// cpu_8bit
module cpu_8bit (
    input wire clk,
    input wire reset,
    input wire [7:0] data_in,
    output wire [7:0] data_out,
    output wire [7:0] address,
    output wire mem_write
);
For scale: roughly 400 cells after synthesis, ~40 flip-flops, roughly 27 I/O pins, roughly 2800 um^2 of cells after synthesis.
Settings: LEC_CHECK=0, ABC_AREA=1, CAP_MARGIN=20, CORE_MARGIN=2, CORE_UTILIZATION=70, CTS_CLUSTER_DIAMETER=249, CTS_CLUSTER_SIZE=35, GPL_TIMING_DRIVEN=1, MIN_ROUTING_LAYER=met1, PLACE_DENSITY=0.64, SETUP_SLACK_MARGIN=-0.08, SLEW_MARGIN=20; clock period 1.09 ns.
run.sh (not shown) runs the stock make flow with config.mk's settings and CLKGATE_MAP_FILE=.
The first run stopped in detailed placement (3_5_place_dp) (DPL-0038).
Rerun with:
Settings changed: CTS_CLUSTER_DIAMETER 249 to default, CTS_CLUSTER_SIZE 35 to 16, PLACE_DENSITY 0.64 to default, SETUP_SLACK_MARGIN -0.08 to -0.16.
Clock period 1.09 ns to 2.18 ns, I/O delays scaled along.
Now the flow died in global routing (5_1_grt) with GRT-0232.
Die area is unchanged.
Area after synthesis stays the same.
Synthesized cell count does not change.
Rerun with:
Settings changed: CORE_UTILIZATION 70 to 65, SETUP_SLACK_MARGIN -0.16 to -0.25.
Clock period 2.18 ns to 2.49 ns, I/O delays scaled along.
Effect: With this change the flow completed, yet does not pass: setup timing. Synthesized cell count does not change. Die size rose by about 7%. Synthesized area does not change.
Rerun with:
Settings changed: CORE_UTILIZATION 65 to 68, CTS_CLUSTER_DIAMETER from default to 129, SETUP_SLACK_MARGIN -0.25 to -0.18.
Clock period 2.49 ns to 2.19 ns, I/O delays scaled along.
The new run reached the layout checks and failed them: setup timing; clock skew grows by 0.0061 ns; power grows by a quarter to a third; die size shrinks by a few percent; routed wire length grows by well over a third; core utilization grows by 7.2 points; setup slack loses 0.14 ns.

========
## run A
cpu_8bit again, from the RTL that the note above started with.
// cpu_8bit
module cpu_8bit (
    input wire clk,
    input wire reset,
    input wire [7:0] data_in,
    output wire [7:0] data_out,
    output wire [7:0] address,
    output wire mem_write
);
Settings: LEC_CHECK=0, CAP_MARGIN=20, CORE_MARGIN=2, CORE_UTILIZATION=40, SLEW_MARGIN=20; clock period 4.0 ns.
Run A went all the way through synthesis, placement and routing and the layout is clean on timing, DRC and antenna.
Input-level comparison between run B and run A:
# run A
export LEC_CHECK = 0
export CAP_MARGIN = 20
export CORE_MARGIN = 2
export CORE_UTILIZATION = 40
export SLEW_MARGIN = 20
create_clock -name core_clock -period 4.0 [get_ports {clk}]
# run B
export LEC_CHECK = 0
export ABC_AREA = 1
export CAP_MARGIN = 10
export CORE_MARGIN = 2
export CORE_UTILIZATION = 63
export SLEW_MARGIN = 20
create_clock -name core_clock -period 4.0 [get_ports {clk}]
Findings:
A cell at the slowest stage of the critical path of sky130_fd_sc_hd__a21oi_1 is what run A shows, while sky130_fd_sc_hd__clkdlybuf4s50_1 belongs to run B.
Area of the die: run B vs run A down 37%
Total routed wirelength | run B below run A
Compared with run A, in run B area added between synthesis and finish now smaller; share of cell area taken by multi-input logic gates now smaller.
Inputs modified between run B and run C:
# run B
export LEC_CHECK = 0
export ABC_AREA = 1
export CAP_MARGIN = 10
export CORE_MARGIN = 2
export CORE_UTILIZATION = 63
export SLEW_MARGIN = 20
create_clock -name core_clock -period 4.0 [get_ports {clk}]
# run C
export LEC_CHECK = 0
export ABC_AREA = 0
export CAP_MARGIN = 10
export CELL_PAD_IN_SITES_GLOBAL_PLACEMENT = 3
export CORE_ASPECT_RATIO = 0.67
export CORE_MARGIN = 4
export CORE_UTILIZATION = 63
export CTS_CLUSTER_SIZE = 73
export GPL_TIMING_DRIVEN = 0
export MAX_ROUTING_LAYER = met4
export SLEW_MARGIN = 15
create_clock -name core_clock -period 4.0 [get_ports {clk}]
==> comparison <==
- Run C did not run to completion, as it errored out during global placement without I/O (3_1_place_gp_skip_io).
- In the metrics for run C and run B, the one carrying the higher simple-gate portion of the synthesized area is run B.
- [compare] base=run B new=run C: net count after synthesis lost about 23%, floorplan die area picked up an extra about 15%, cell total in the yosys stat output lost 25%, synthesized cell count lost about 25%.

========
The RTL this note starts from:
==> flow/design.v <==
module control_unit (
    input wire clk,
    input wire reset,
    input wire [3:0] opcode,
    input wire zero_flag,
    input wire carry_flag,
    output reg pc_inc,
    output reg pc_load,
    output reg ir_load,
    output reg acc_load,
    output reg mar_load,
    output reg mdr_load,
    output reg addr_sel,
    output reg mem_write
);
    localparam [2:0] 
        FETCH     = 3'b000,
        DECODE    = 3'b001,
        EXECUTE   = 3'b010,
        MEM_READ  = 3'b011,
        MEM_WRITE = 3'b100;
    reg [2:0] current_state, next_state;
    always @(posedge clk or posedge reset) begin
        if (reset)
            current_state <= FETCH;
        else
            current_state <= next_state;
    end
    always @(*) begin
        next_state = current_state;  
        case (current_state)
            FETCH: next_state = DECODE;
            DECODE: next_state = EXECUTE;
            EXECUTE: begin
                case (opcode)
                    4'b0001, 4'b0010, 4'b0011: next_state = MEM_READ;  
                    4'b0100: next_state = MEM_READ;   
                    4'b0101: next_state = MEM_WRITE;  
                    4'b1001: next_state = FETCH;      
                    4'b1010: next_state = FETCH;      
                    4'b1011: next_state = FETCH;      
                    default: next_state = FETCH;
                endcase
            end
            MEM_READ: next_state = FETCH;
            MEM_WRITE: next_state = FETCH;
            default: next_state = FETCH;
        endcase
    end
always @(*) begin
    pc_inc = 1'b0;
    pc_load = 1'b0;
    ir_load = 1'b0;
    acc_load = 1'b0;
    mar_load = 1'b0;
    mdr_load = 1'b0;
    addr_sel = 1'b0;
    mem_write = 1'b0;
    case (current_state)
        FETCH: begin
            pc_inc = 1'b1;
            ir_load = 1'b1;
        end
        DECODE: begin
            mar_load = 1'b1;
        end
        EXECUTE: begin
            case (opcode)
                4'b0101: begin   
                    mdr_load = 1'b1;
                end
                4'b0110: begin   
                    acc_load = 1'b1;
                end
                4'b0111: begin   
                    acc_load = 1'b1;
                end
                4'b1000: begin   
                    acc_load = 1'b1;
                end
                4'b1001: begin   
                    pc_load = 1'b1;
                end
                4'b1010: begin   
                    pc_load = zero_flag;
                end
                4'b1011: begin   
                    pc_load = carry_flag;
                end
                default: begin   
                end
            endcase
        end
        MEM_READ: begin   
            addr_sel = 1'b1;
            acc_load = 1'b1;
        end
        MEM_WRITE: begin
            addr_sel = 1'b1;
            mem_write = 1'b1;
        end
    endcase
end
endmodule
module datapath (
    input wire clk,
    input wire reset,
    input wire [7:0] data_in,
    input wire pc_inc,
    input wire pc_load,
    input wire ir_load,
    input wire acc_load,
    input wire mar_load,
    input wire mdr_load,
    input wire addr_sel,
    output reg [7:0] instruction,
    output reg [3:0] opcode,
    output reg [3:0] operand,
    output reg [7:0] alu_result,
    output reg zero_flag,
    output reg carry_flag,
    output reg [7:0] data_out,
    output reg [7:0] address
);
    reg [7:0] pc;         
    reg [7:0] acc;        
    reg [7:0] mar;        
    reg [7:0] mdr;        
    reg       carry;      
    reg [8:0] alu_temp;   
    always @(posedge clk or posedge reset) begin
        if (reset)
            instruction <= 8'b0;
        else if (ir_load)
            instruction <= data_in;
    end
    always @(*) begin
        opcode = instruction[7:4];
        operand = instruction[3:0];
    end
    always @(posedge clk or posedge reset) begin
        if (reset)
            pc <= 8'b0;
        else if (pc_load)
            pc <= {4'b0, operand};   
        else if (pc_inc)
            pc <= pc + 1;            
    end
    always @(posedge clk or posedge reset) begin
        if (reset) begin
            acc <= 8'b0;
            carry <= 1'b0;
        end else if (acc_load) begin
            acc <= alu_result;
            carry <= alu_temp[8];
        end
    end
    always @(posedge clk or posedge reset) begin
        if (reset)
            mar <= 8'b0;
        else if (mar_load)
            mar <= {4'b0, operand};  
    end
    always @(posedge clk or posedge reset) begin
        if (reset)
            mdr <= 8'b0;
        else if (mdr_load)
            mdr <= acc;  
    end
    always @(*) begin
        alu_temp = 9'b0;
        case (opcode)
            4'b0001: alu_temp = {1'b0, acc} + {1'b0, data_in};  
            4'b0010: alu_temp = {1'b0, acc} - {1'b0, data_in};  
            4'b0011: alu_temp = acc & data_in;                  
            4'b0100: alu_temp = data_in;                        
            4'b0110: alu_temp = ~{1'b0, acc};                   
            4'b0111: alu_temp = {acc, 1'b0};                    
            4'b1000: alu_temp = {1'b0, acc[7:1]};               
            default: alu_temp = {1'b0, acc};
        endcase
        alu_result = alu_temp[7:0];
        carry_flag = carry;
        zero_flag = (acc == 8'b0);
    end
    always @(*) begin
        data_out = mdr;
        address = (addr_sel) ? mar : pc;
    end
endmodule
module cpu_8bit (
    input wire clk,
    input wire reset,
    input wire [7:0] data_in,
    output wire [7:0] data_out,
    output wire [7:0] address,
    output wire mem_write
);
    wire [7:0] instruction;
    wire [3:0] opcode;
    wire [3:0] operand;
    wire [7:0] alu_result;
    wire zero_flag;
    wire carry_flag;
    wire pc_inc;
    wire pc_load;
    wire ir_load;
    wire acc_load;
    wire mar_load;
    wire mdr_load;
    wire addr_sel;
    control_unit ctrl (
        .clk(clk),
        .reset(reset),
        .opcode(opcode),
        .zero_flag(zero_flag),
        .carry_flag(carry_flag),
        .pc_inc(pc_inc),
        .pc_load(pc_load),
        .ir_load(ir_load),
        .acc_load(acc_load),
        .mar_load(mar_load),
        .mdr_load(mdr_load),
        .addr_sel(addr_sel),
        .mem_write(mem_write)
    );
    datapath dp (
        .clk(clk),
        .reset(reset),
        .data_in(data_in),
        .pc_inc(pc_inc),
        .pc_load(pc_load),
        .ir_load(ir_load),
        .acc_load(acc_load),
        .mar_load(mar_load),
        .mdr_load(mdr_load),
        .addr_sel(addr_sel),
        .instruction(instruction),
        .opcode(opcode),
        .operand(operand),
        .alu_result(alu_result),
        .zero_flag(zero_flag),
        .carry_flag(carry_flag),
        .data_out(data_out),
        .address(address)
    );
endmodule
clock: 4.0 ns
lec_check: 0
cap_margin: 20
core_aspect_ratio: 1.62
core_margin: 2
core_utilization: 40
setup_slack_margin: 1.11
slew_margin: 20
The first run finished with timing, DRC and antenna clean.
Then changed:
Settings changed: ABC_AREA set to 1, CAP_MARGIN 20 to 10, CORE_ASPECT_RATIO 1.62 to 0.67, CORE_MARGIN 2 to 4, CORE_UTILIZATION 40 to 63, CTS_CLUSTER_SIZE set to 73, GPL_TIMING_DRIVEN set to 0, MAX_ROUTING_LAYER set to met4, SETUP_SLACK_MARGIN 1.11 to unset.
Outcome: The changed run ran to the end with no violations; die size shrinks by a quarter to a third; count of clock-buffer cells in the layout rises by 1; synthesized cell count increases by a quarter to a third; maximum frequency decreases by about a fifth; setup slack gets worse by 0.54 ns; wire length decreases by a few percent.
Then changed:
Settings changed: ABC_AREA 1 to unset, CAP_MARGIN 10 to 20, CORE_ASPECT_RATIO 0.67 to unset, CORE_MARGIN 4 to 2, CORE_UTILIZATION 63 to 55, CTS_CLUSTER_DIAMETER set to 216, CTS_CLUSTER_SIZE 73 to 100, GPL_TIMING_DRIVEN 0 to unset, MAX_ROUTING_LAYER met4 to unset, SETUP_SLACK_MARGIN set to -0.4, TNS_END_PERCENT set to 15.
- total power came out lower by a few percent
- global-route usage came out lower by 3.9 points
- die size came out higher by a few percent
- flip-flop count stays the same
- clock power came out lower by a quarter to a third
- register-to-register slack got worse by 0.06 ns
- synthesized area came out higher by a few percent
- sequential share of layout area is unchanged
- hold slack got worse by 0.010 ns
- cell area does not change
- synthesized cell count came out lower by a quarter to a third
Then changed:
Settings changed: CAP_MARGIN 20 to 30, CELL_PAD_IN_SITES_DETAIL_PLACEMENT set to 1, CORE_ASPECT_RATIO set to 1.62, CORE_UTILIZATION 55 to 68, CTS_CLUSTER_DIAMETER 216 to 104, CTS_CLUSTER_SIZE 100 to unset, GPL_ROUTABILITY_DRIVEN set to 0, GPL_TIMING_DRIVEN set to 0, MAX_ROUTING_LAYER set to met4, SETUP_SLACK_MARGIN -0.4 to 1.11, SLEW_MARGIN 20 to 5, TNS_END_PERCENT 15 to 90.
Outcome: Now the flow died in detailed placement on DPL-0033. Die area is lower by about 18%. Synthesized cell count does not change. Area after synthesis is unchanged.
Then changed:
Settings changed: CAP_MARGIN 30 to 20, CELL_PAD_IN_SITES_DETAIL_PLACEMENT 1 to unset, CORE_ASPECT_RATIO 1.62 to unset, CORE_MARGIN 2 to 5, CORE_UTILIZATION 68 to 52, CTS_CLUSTER_DIAMETER 104 to 216, CTS_CLUSTER_SIZE set to 100, GPL_ROUTABILITY_DRIVEN 0 to unset, GPL_TIMING_DRIVEN 0 to unset, MAX_ROUTING_LAYER met4 to unset, SETUP_SLACK_MARGIN 1.11 to unset, SLEW_MARGIN 5 to 20, TNS_END_PERCENT 90 to 15.
Outcome:
- With this change the flow passed the timing, design-rule and antenna checks
- die size goes up by 49%
- synthesized area stays the same
- synthesized cell count does not change
Then changed:
Settings changed: ABC_AREA set to 1, CAP_MARGIN 20 to 10, CORE_ASPECT_RATIO set to 1.55, CORE_MARGIN 5 to 2, CORE_UTILIZATION 52 to 63, CTS_CLUSTER_DIAMETER 216 to unset, CTS_CLUSTER_SIZE 100 to 73, GPL_TIMING_DRIVEN set to 0, TNS_END_PERCENT 15 to unset.
Outcome:
- fmax goes up by about 4%
- count of clock-buffer cells in the layout went up by 1
- synthesized cell count came out higher by 33%
- non-clock buffer count decreases by 2
Power is estimated from default activity; no workload was simulated.
